== run A ==
## arc4
module arc4(input logic clk, input logic rst_n,
            input logic en, output logic rdy,
            input logic [23:0] key,
            output logic [7:0] ct_addr, input logic [7:0] ct_rddata,
            output logic [7:0] pt_addr, input logic [7:0] pt_rddata, output logic [7:0] pt_wrdata, output logic pt_wren);
    logic[7:0] ADDR,WRDATA,Q,ksaADDR,ksaWRDATA,initADDR,initWRDATA,
    prgaADDR,prgaWRDATA;
    logic WREN,ksaWREN,initWREN,initEN,ksaEN,ksaRDY,initRDY,
    prgaEN,prgaRDY,prgaWREN;
    logic high,startflag,initflag,ksaflag,prgaflag;
    enum {WAIT,EXEC,DONE} state;
    always_ff @(posedge clk)begin
        if(rst_n == 0) begin
            state <= WAIT;
            high <= 0; startflag <= 0; initflag <= 0; ksaflag <= 0; prgaflag <= 0;
            initEN <= 0; ksaEN <= 0; prgaEN <= 0;
        end
        else unique case(state)
            WAIT:begin
                if(en) high <= 1;
                if(!en&& high)begin 
                    high <= 0;
                    state <= EXEC;
                    startflag<=1;
                end
            end
            EXEC:begin
                if(startflag) begin 
                    initEN <= 1;
                    startflag <=0;
                end                   
                else initEN <= 0;
                if(!initRDY) initflag <= 1;
                if(initflag && initRDY) begin 
                    initflag <= 0;
                    ksaEN <=1;
                end
                else ksaEN <= 0;
                if(!ksaRDY) ksaflag <= 1;
                if(ksaflag && ksaRDY) begin 
                    ksaflag <= 0;
                    prgaEN <=1;
                end
                else prgaEN <= 0;
  ...
Size: roughly 4,200 flip-flops, roughly 69 I/O pins, roughly 0.17 mm² of cells after synthesis.
export LEC_CHECK = 0
export CAP_MARGIN = 20
export CORE_MARGIN = 2
export CORE_UTILIZATION = 30
export PLACE_DENSITY = 0.5
export SETUP_SLACK_MARGIN = 1.62
export SLEW_MARGIN = 20
create_clock -name core_clock -period 10.8 [get_ports {clk}]
run.sh (not shown) runs the stock make flow with config.mk's settings and CLKGATE_MAP_FILE=.
Every stage of the flow completed for run A, and the final layout passed the timing, DRC and antenna checks.
### run A -> run B
- PLACE_DENSITY_LB_ADDON now 0.0, previously not set
- SETUP_SLACK_MARGIN no longer set, was 1.62
- PLACE_DENSITY no longer set, was 0.5
- CTS_CLUSTER_SIZE now 72, previously not set
- CORE_UTILIZATION now 72, was 30
- the clock period (ns, I/O delays scaled along) now 8.71, was 10.8
==> results <==
Of run A and run B, the run reporting the lower sequential share of layout area was run A.
The fmax in run B sits 6.3% above the value recorded for run A.
As far as final-layout setup total negative slack goes, run B and run A are indistinguishable; the numbers are identical.
Lower time the worst path needs with I/O delays and setup among run A and run B: run B
Run B against run A: number of vias in the routed layout went up by 8,105, maximum vdd drop went up by 39%, post-placement worst setup slack went down by 0.58 ns.
In run B the setup skew after layout turned out 0.057 ns lower than in run A.
Run B vs run A, highest signal layer in the routed design: met5 vs met4
Input-level comparison between run C and run B:
- CTS_CLUSTER_SIZE no longer set, was 72
- GPL_TIMING_DRIVEN now 1, previously not set
- CTS_CLUSTER_DIAMETER now 393, previously not set
- PLACE_DENSITY_LB_ADDON now 0.26, was 0.0
- CORE_UTILIZATION now 41, was 72
- CELL_PAD_IN_SITES_DETAIL_PLACEMENT now 0, previously not set
- MAX_ROUTING_LAYER now met4, previously not set
- MIN_ROUTING_LAYER now met2, previously not set
- the clock period (ns, I/O delays scaled along) now 14.9, was 8.71
==> comparison <==
Sort run B and run C by global-route wire length before repair desc -> top: run B. Looking at maximum cell stage delay along the critical path across run B and run C, the one that comes out lower is run B. Compared to run B, run C has overall power consumption 17 mW lower. Run C — met1 capacity usage during global routing 51 points lower, run B as reference. In run C relative to run B, clock power had gone down by more than a quarter. Run B -> run C: internal power decreased by more than a quarter. Summary of run C over run B: width of the die increased about 32%; flop share of the area essentially unchanged. Last element of the critical path = s.mem[198][1]: run B; last element of the critical path = s.mem[255][3]: run C.
Relative to run C, the following input files were edited for run D:
- CAP_MARGIN: 20 -> 25
- PLACE_DENSITY_LB_ADDON: 0.26 -> 0.28
- CELL_PAD_IN_SITES_GLOBAL_PLACEMENT: unset -> 2
- HOLD_SLACK_MARGIN: unset -> -0.02
- GPL_TIMING_DRIVEN: 1 -> 0
- CORE_UTILIZATION: 41 -> 40
- SETUP_SLACK_MARGIN: unset -> 1.01
- CTS_CLUSTER_DIAMETER: 393 -> unset
- CELL_PAD_IN_SITES_DETAIL_PLACEMENT: 0 -> 2
- GPL_ROUTABILITY_DRIVEN: unset -> 1
- TNS_END_PERCENT: unset -> 85
- CORE_ASPECT_RATIO: unset -> 0.68
- CTS_CLUSTER_SIZE: unset -> 68
- the clock period (ns, I/O delays scaled along): 14.9 -> 6.13
Notes after the runs:
Status: run D FAILED at global routing (5_1_grt) (tool error)
Cmp run C and run D / minimum setup slack after placement / lower: run D
Going from run C to run D, post-synthesis xor/xnor area fraction held; die size went up about 2.5%; number of placed instances, taps included went up 519; weighted congestion at the end of routability-driven global placement went up 11%.
| post-detailed-placement cell area | run D vs run C | 0.0072 mm² higher |
On post-CTS repair timing setup buffer count, the lower figure sits with run C, not run D.
Relative to run D, the following input files were edited for run E:
- a deleted HOLD_SLACK_MARGIN that had been -0.02
- a change of CORE_ASPECT_RATIO from 0.68 to 0.86
- a change of SLEW_MARGIN from 20 to 0
- a deleted PLACE_DENSITY_LB_ADDON that had been 0.28
- a deleted SETUP_SLACK_MARGIN that had been 1.01
- a change of CAP_MARGIN from 25 to 30
- a change of CORE_UTILIZATION from 40 to 51
- a deleted CELL_PAD_IN_SITES_DETAIL_PLACEMENT that had been 2
- an added ABC_AREA of 1
- a change of CORE_MARGIN from 2 to 4
- an added CTS_CLUSTER_DIAMETER of 139
- a change of GPL_ROUTABILITY_DRIVEN from 1 to 0
- a deleted TNS_END_PERCENT that had been 85
- an added PLACE_DENSITY of 0.5
- a deleted CTS_CLUSTER_SIZE that had been 68
- a deleted CELL_PAD_IN_SITES_GLOBAL_PLACEMENT that had been 2
- a change of the clock period (ns, I/O delays scaled along) from 6.13 to 6.84
==> results <==
Run E is listed as incomplete: the tool reported an error in global routing (5_1_grt) and the run ended there.
[run E vs run D] area of the die: lower in run E
[compare] base=run D new=run E: HPWL after detailed placement went up; synthesized cell count went up; multiplexer fraction of the synthesized cell area went down; number of cell instances after yosys synthesis went up; chip area in the Yosys report went up.
Compare run D and run E | number of placed instances with taps included lower: run D
Run E vs run D: synthesized area up slightly
On run E: share of synthesized cell area in and-or and or-and compound cells is 12 points higher than what run D gave.
Between run D and run E, number of clock buffers inserted by TritonCTS increased.
Input changes introduced in run F (baseline for comparison: run E):
- swapping 4 for 5 in CORE_MARGIN
- putting CELL_PAD_IN_SITES_GLOBAL_PLACEMENT at 0 where nothing was set
- clearing GPL_TIMING_DRIVEN, which used to be 0
- swapping met2 for met1 in MIN_ROUTING_LAYER
- clearing ABC_AREA, which used to be 1
- putting CELL_PAD_IN_SITES_DETAIL_PLACEMENT at 0 where nothing was set
- swapping 0.86 for 0.67 in CORE_ASPECT_RATIO
- putting PLACE_DENSITY_LB_ADDON at 0.25 where nothing was set
- clearing PLACE_DENSITY, which used to be 0.5
- swapping 0 for 20 in SLEW_MARGIN
- swapping 51 for 15 in CORE_UTILIZATION
- swapping 30 for 35 in CAP_MARGIN
- swapping 0 for 1 in GPL_ROUTABILITY_DRIVEN
- swapping 139 for 370 in CTS_CLUSTER_DIAMETER
- putting TNS_END_PERCENT at 40 where nothing was set
- swapping 6.84 for 9.48 in the clock period (ns, I/O delays scaled along)
### Flow results
- Run F finished all stages; the layout is clean.
- Going from run E to run F, synthesized cell area shrinks by about 2%.
- Delta (run F minus run E): mux contribution to synthesized area increased 18 points, maximum root-to-sink buffer count increased 1.
- Min post-synthesis chip area from yosys across run E and run F: run F

## exp/garnet
arc4 again, from the RTL that the note above started with.
==> flow/design.v (excerpt) <==
module arc4(input logic clk, input logic rst_n,
            input logic en, output logic rdy,
            input logic [23:0] key,
            output logic [7:0] ct_addr, input logic [7:0] ct_rddata,
            output logic [7:0] pt_addr, input logic [7:0] pt_rddata, output logic [7:0] pt_wrdata, output logic pt_wren);
    logic[7:0] ADDR,WRDATA,Q,ksaADDR,ksaWRDATA,initADDR,initWRDATA,
    prgaADDR,prgaWRDATA;
    logic WREN,ksaWREN,initWREN,initEN,ksaEN,ksaRDY,initRDY,
    prgaEN,prgaRDY,prgaWREN;
    logic high,startflag,initflag,ksaflag,prgaflag;
    enum {WAIT,EXEC,DONE} state;
    always_ff @(posedge clk)begin
        if(rst_n == 0) begin
            state <= WAIT;
            high <= 0; startflag <= 0; initflag <= 0; ksaflag <= 0; prgaflag <= 0;
            initEN <= 0; ksaEN <= 0; prgaEN <= 0;
        end
        else unique case(state)
            WAIT:begin
                if(en) high <= 1;
                if(!en&& high)begin 
                    high <= 0;
                    state <= EXEC;
                    startflag<=1;
                end
            end
            EXEC:begin
                if(startflag) begin 
                    initEN <= 1;
                    startflag <=0;
                end                   
                else initEN <= 0;
                if(!initRDY) initflag <= 1;
                if(initflag && initRDY) begin 
                    initflag <= 0;
                    ksaEN <=1;
                end
                else ksaEN <= 0;
                if(!ksaRDY) ksaflag <= 1;
                if(ksaflag && ksaRDY) begin 
                    ksaflag <= 0;
                    prgaEN <=1;
                end
  ...
make LEC_CHECK=0 ABC_AREA=1 CAP_MARGIN=35 CELL_PAD_IN_SITES_DETAIL_PLACEMENT=0 CELL_PAD_IN_SITES_GLOBAL_PLACEMENT=3 CORE_ASPECT_RATIO=0.67 CORE_MARGIN=5 CORE_UTILIZATION=15 CTS_CLUSTER_DIAMETER=370 GPL_ROUTABILITY_DRIVEN=1 HOLD_SLACK_MARGIN=0.08 MAX_ROUTING_LAYER=met4 MIN_ROUTING_LAYER=met1 PLACE_DENSITY_LB_ADDON=0.25 SLEW_MARGIN=20 TNS_END_PERCENT=40 finish   # period 9.48 ns
The following lists how exp/quartz was set up differently from exp/garnet:
Settings: removing MIN_ROUTING_LAYER (formerly met1); removing ABC_AREA (formerly 1); removing HOLD_SLACK_MARGIN (formerly 0.08); removing TNS_END_PERCENT (formerly 40); removing PLACE_DENSITY_LB_ADDON (formerly 0.25); removing MAX_ROUTING_LAYER (formerly met4); changing CORE_UTILIZATION from 15 to 71; removing GPL_ROUTABILITY_DRIVEN (formerly 1); changing CAP_MARGIN from 35 to 20; changing CORE_MARGIN from 5 to 2; removing CELL_PAD_IN_SITES_GLOBAL_PLACEMENT (formerly 3); removing CELL_PAD_IN_SITES_DETAIL_PLACEMENT (formerly 0); removing CORE_ASPECT_RATIO (formerly 0.67); removing CTS_CLUSTER_DIAMETER (formerly 370); changing the clock period (ns, I/O delays scaled along) from 9.48 to 6.01.
Diff exp/garnet -> exp/quartz: detailed-routing wirelength on met1 fell by 56%; share of power burned in combinational logic fell by 4.1 points; cell area fell by 14,000 um2; met1 capacity usage during global routing rose by 40 points; total design power rose by about 40%. When the final numbers for exp/quartz and exp/garnet were put side by side, the total routing usage reported by global routing turned out to be greater in exp/quartz. A startpoint of the most critical setup path of k.i[6]$_SDFFCE_PN0P_ is what exp/quartz shows, while k.i[7]$_SDFFCE_PN0P_ belongs to exp/garnet. exp/quartz has switching power as a share of total power below what exp/garnet had. Looking only at fmax, and setting everything else aside, the lower value of exp/quartz and exp/garnet goes to exp/garnet. Looking across exp/quartz and exp/garnet, the single run that reached the end with no open violations was exp/garnet.
[inputs] exp/yarrow vs exp/quartz
Settings: putting GPL_ROUTABILITY_DRIVEN at 0 where nothing was set; putting PLACE_DENSITY at 0.5 where nothing was set; putting MAX_ROUTING_LAYER at met4 where nothing was set; putting MIN_ROUTING_LAYER at met1 where nothing was set; putting CORE_ASPECT_RATIO at 0.55 where nothing was set; swapping 20 for 35 in SLEW_MARGIN; swapping 20 for 30 in CAP_MARGIN; putting ABC_AREA at 1 where nothing was set; putting GPL_TIMING_DRIVEN at 1 where nothing was set; swapping 2 for 4 in CORE_MARGIN; putting CTS_CLUSTER_DIAMETER at 139 where nothing was set; swapping 71 for 51 in CORE_UTILIZATION; swapping 6.01 for 6.84 in the clock period (ns, I/O delays scaled along).
[summary]
What the final checks of exp/yarrow revealed, after a flow that finished every stage, was a layout that fails on setup timing. Largest net degree at the start of global routing, exp/quartz and exp/yarrow: smaller value in exp/yarrow. Higher xor/xnor cell area share of the yosys netlist goes to exp/quartz over exp/yarrow. Cmp exp/yarrow vs exp/quartz: part of the power in combinational logic higher in exp/yarrow.
Relative to exp/yarrow, the following input files were edited for exp/fjord:
Settings: ABC_AREA no longer set, was 1; CELL_PAD_IN_SITES_GLOBAL_PLACEMENT now 1, previously not set; CELL_PAD_IN_SITES_DETAIL_PLACEMENT now 0, previously not set; PLACE_DENSITY no longer set, was 0.5; CORE_ASPECT_RATIO now 0.67, was 0.55; GPL_TIMING_DRIVEN no longer set, was 1; CORE_UTILIZATION now 63, was 51; SLEW_MARGIN now 20, was 35; MAX_ROUTING_LAYER now met5, was met4; GPL_ROUTABILITY_DRIVEN now 1, was 0; CTS_CLUSTER_DIAMETER now 370, was 139; CORE_MARGIN now 2, was 4; CAP_MARGIN now 35, was 30; the clock period (ns, I/O delays scaled along) now 4.78, was 6.84.
Results
exp/fjord vs exp/yarrow: number of standard cells after synthesis down in exp/fjord. Looking at logic area, exp/fjord sits below exp/yarrow. [flow] exp/fjord | stages: complete | final checks: fail | reason: setup timing. To summarise exp/yarrow: no stage aborted, but the layout did not pass its checks, failing on setup timing. In the reports for exp/fjord and exp/yarrow, the smaller setup fix buffers added after clock tree synthesis belongs to exp/fjord.

Starting RTL as in the previous note.
Design arc4, start of the top module:
module arc4(input logic clk, input logic rst_n,
            input logic en, output logic rdy,
            input logic [23:0] key,
            output logic [7:0] ct_addr, input logic [7:0] ct_rddata,
            output logic [7:0] pt_addr, input logic [7:0] pt_rddata, output logic [7:0] pt_wrdata, output logic pt_wren);
    logic[7:0] ADDR,WRDATA,Q,ksaADDR,ksaWRDATA,initADDR,initWRDATA,
    prgaADDR,prgaWRDATA;
    logic WREN,ksaWREN,initWREN,initEN,ksaEN,ksaRDY,initRDY,
    prgaEN,prgaRDY,prgaWREN;
    logic high,startflag,initflag,ksaflag,prgaflag;
    enum {WAIT,EXEC,DONE} state;
    always_ff @(posedge clk)begin
        if(rst_n == 0) begin
            state <= WAIT;
            high <= 0; startflag <= 0; initflag <= 0; ksaflag <= 0; prgaflag <= 0;
            initEN <= 0; ksaEN <= 0; prgaEN <= 0;
        end
        else unique case(state)
            WAIT:begin
                if(en) high <= 1;
                if(!en&& high)begin 
                    high <= 0;
                    state <= EXEC;
                    startflag<=1;
                end
            end
            EXEC:begin
                if(startflag) begin 
  ...
clock: 6.49 ns
lec_check: 0
cap_margin: 0
cell_pad_in_sites_detail_placement: 0
cell_pad_in_sites_global_placement: 1
core_aspect_ratio: 1.15
core_margin: 2
core_utilization: 72
cts_cluster_diameter: 370
cts_cluster_size: 14
gpl_routability_driven: 1
max_routing_layer: met5
min_routing_layer: met1
place_density_lb_addon: 0.0
setup_slack_margin: 1.89
slew_margin: 20
The baseline finished with negative setup slack left.
==> next run, changes <==
==> flow/config.mk (replaced) <==
export PLATFORM = sky130hd
export DESIGN_NAME = arc4
export DESIGN_NICKNAME = arc4
export VERILOG_FILES = /design/flow/design.v
export SDC_FILE = /design/flow/constraint.sdc
export NUM_CORES = 4
export LEC_CHECK = 0
export CAP_MARGIN = 20
export CORE_MARGIN = 2
export CORE_UTILIZATION = 30
export PLACE_DENSITY = 0.5
export SLEW_MARGIN = 20
==> flow/constraint.sdc (replaced) <==
create_clock -name core_clock -period 10.8 [get_ports {clk}]
set_input_delay 2.1600 -clock core_clock [delete_from_list [all_inputs] [get_ports {clk}]]
set_output_delay 2.1600 -clock core_clock [all_outputs]
set_load 0.01 [all_outputs]
The changed run produced a clean layout.
Critical path depth falls by 3.
Worst hold slack gains 0.010 ns.
Worst setup slack gains 2.1 ns.
==> next run, changes <==
--- a/flow/config.mk
+++ b/flow/config.mk
@@ -8,5 +8,9 @@
 export CAP_MARGIN = 20
 export CORE_MARGIN = 2
-export CORE_UTILIZATION = 30
-export PLACE_DENSITY = 0.5
+export CORE_UTILIZATION = 72
+export CTS_CLUSTER_DIAMETER = 369
+export CTS_CLUSTER_SIZE = 22
+export PLACE_DENSITY_LB_ADDON = 0.0
+export SETUP_SLACK_MARGIN = 1.72
 export SLEW_MARGIN = 20
+export TNS_END_PERCENT = 30
==> flow/constraint.sdc (replaced) <==
create_clock -name core_clock -period 6.06 [get_ports {clk}]
set_input_delay 1.2120 -clock core_clock [delete_from_list [all_inputs] [get_ports {clk}]]
set_output_delay 1.2120 -clock core_clock [all_outputs]
set_load 0.01 [all_outputs]
=>
- This time the run finished but fails on negative setup slack
- utilization increases by 49 points
- hold slack gets better by 0.016 ns
- final area decreases slightly
- clock power increases by a few percent
==> next run, changes <==
==> flow/config.mk (replaced) <==
export PLATFORM = sky130hd
export DESIGN_NAME = arc4
export DESIGN_NICKNAME = arc4
export VERILOG_FILES = /design/flow/design.v
export SDC_FILE = /design/flow/constraint.sdc
export NUM_CORES = 4
export LEC_CHECK = 0
export ABC_AREA = 1
export CAP_MARGIN = 20
export CELL_PAD_IN_SITES_DETAIL_PLACEMENT = 1
export CELL_PAD_IN_SITES_GLOBAL_PLACEMENT = 3
export CORE_ASPECT_RATIO = 0.67
export CORE_MARGIN = 4
export CORE_UTILIZATION = 15
export CTS_CLUSTER_DIAMETER = 370
export GPL_ROUTABILITY_DRIVEN = 1
export GPL_TIMING_DRIVEN = 0
export HOLD_SLACK_MARGIN = 0.08
export MAX_ROUTING_LAYER = met5
export MIN_ROUTING_LAYER = met1
export PLACE_DENSITY_LB_ADDON = 0.25
export SLEW_MARGIN = 20
export TNS_END_PERCENT = 40
==> flow/constraint.sdc (replaced) <==
create_clock -name core_clock -period 7.63 [get_ports {clk}]
set_input_delay 1.5260 -clock core_clock [delete_from_list [all_inputs] [get_ports {clk}]]
set_output_delay 1.5260 -clock core_clock [all_outputs]
set_load 0.01 [all_outputs]
The changed run ran to the end with violations: negative setup slack.
Cell count rose to 2.7 times its value.
Die area rose to 4.9 times its value.
Worst setup slack gets better by 1.3 ns.
Wire length rose to 2.6 times its value.
Utilization fell by 62 points.
Fmax fell by 3.2%.
Via count rose by 61%.
Power figures rest on the tool's default switching activity, not on a simulated workload.
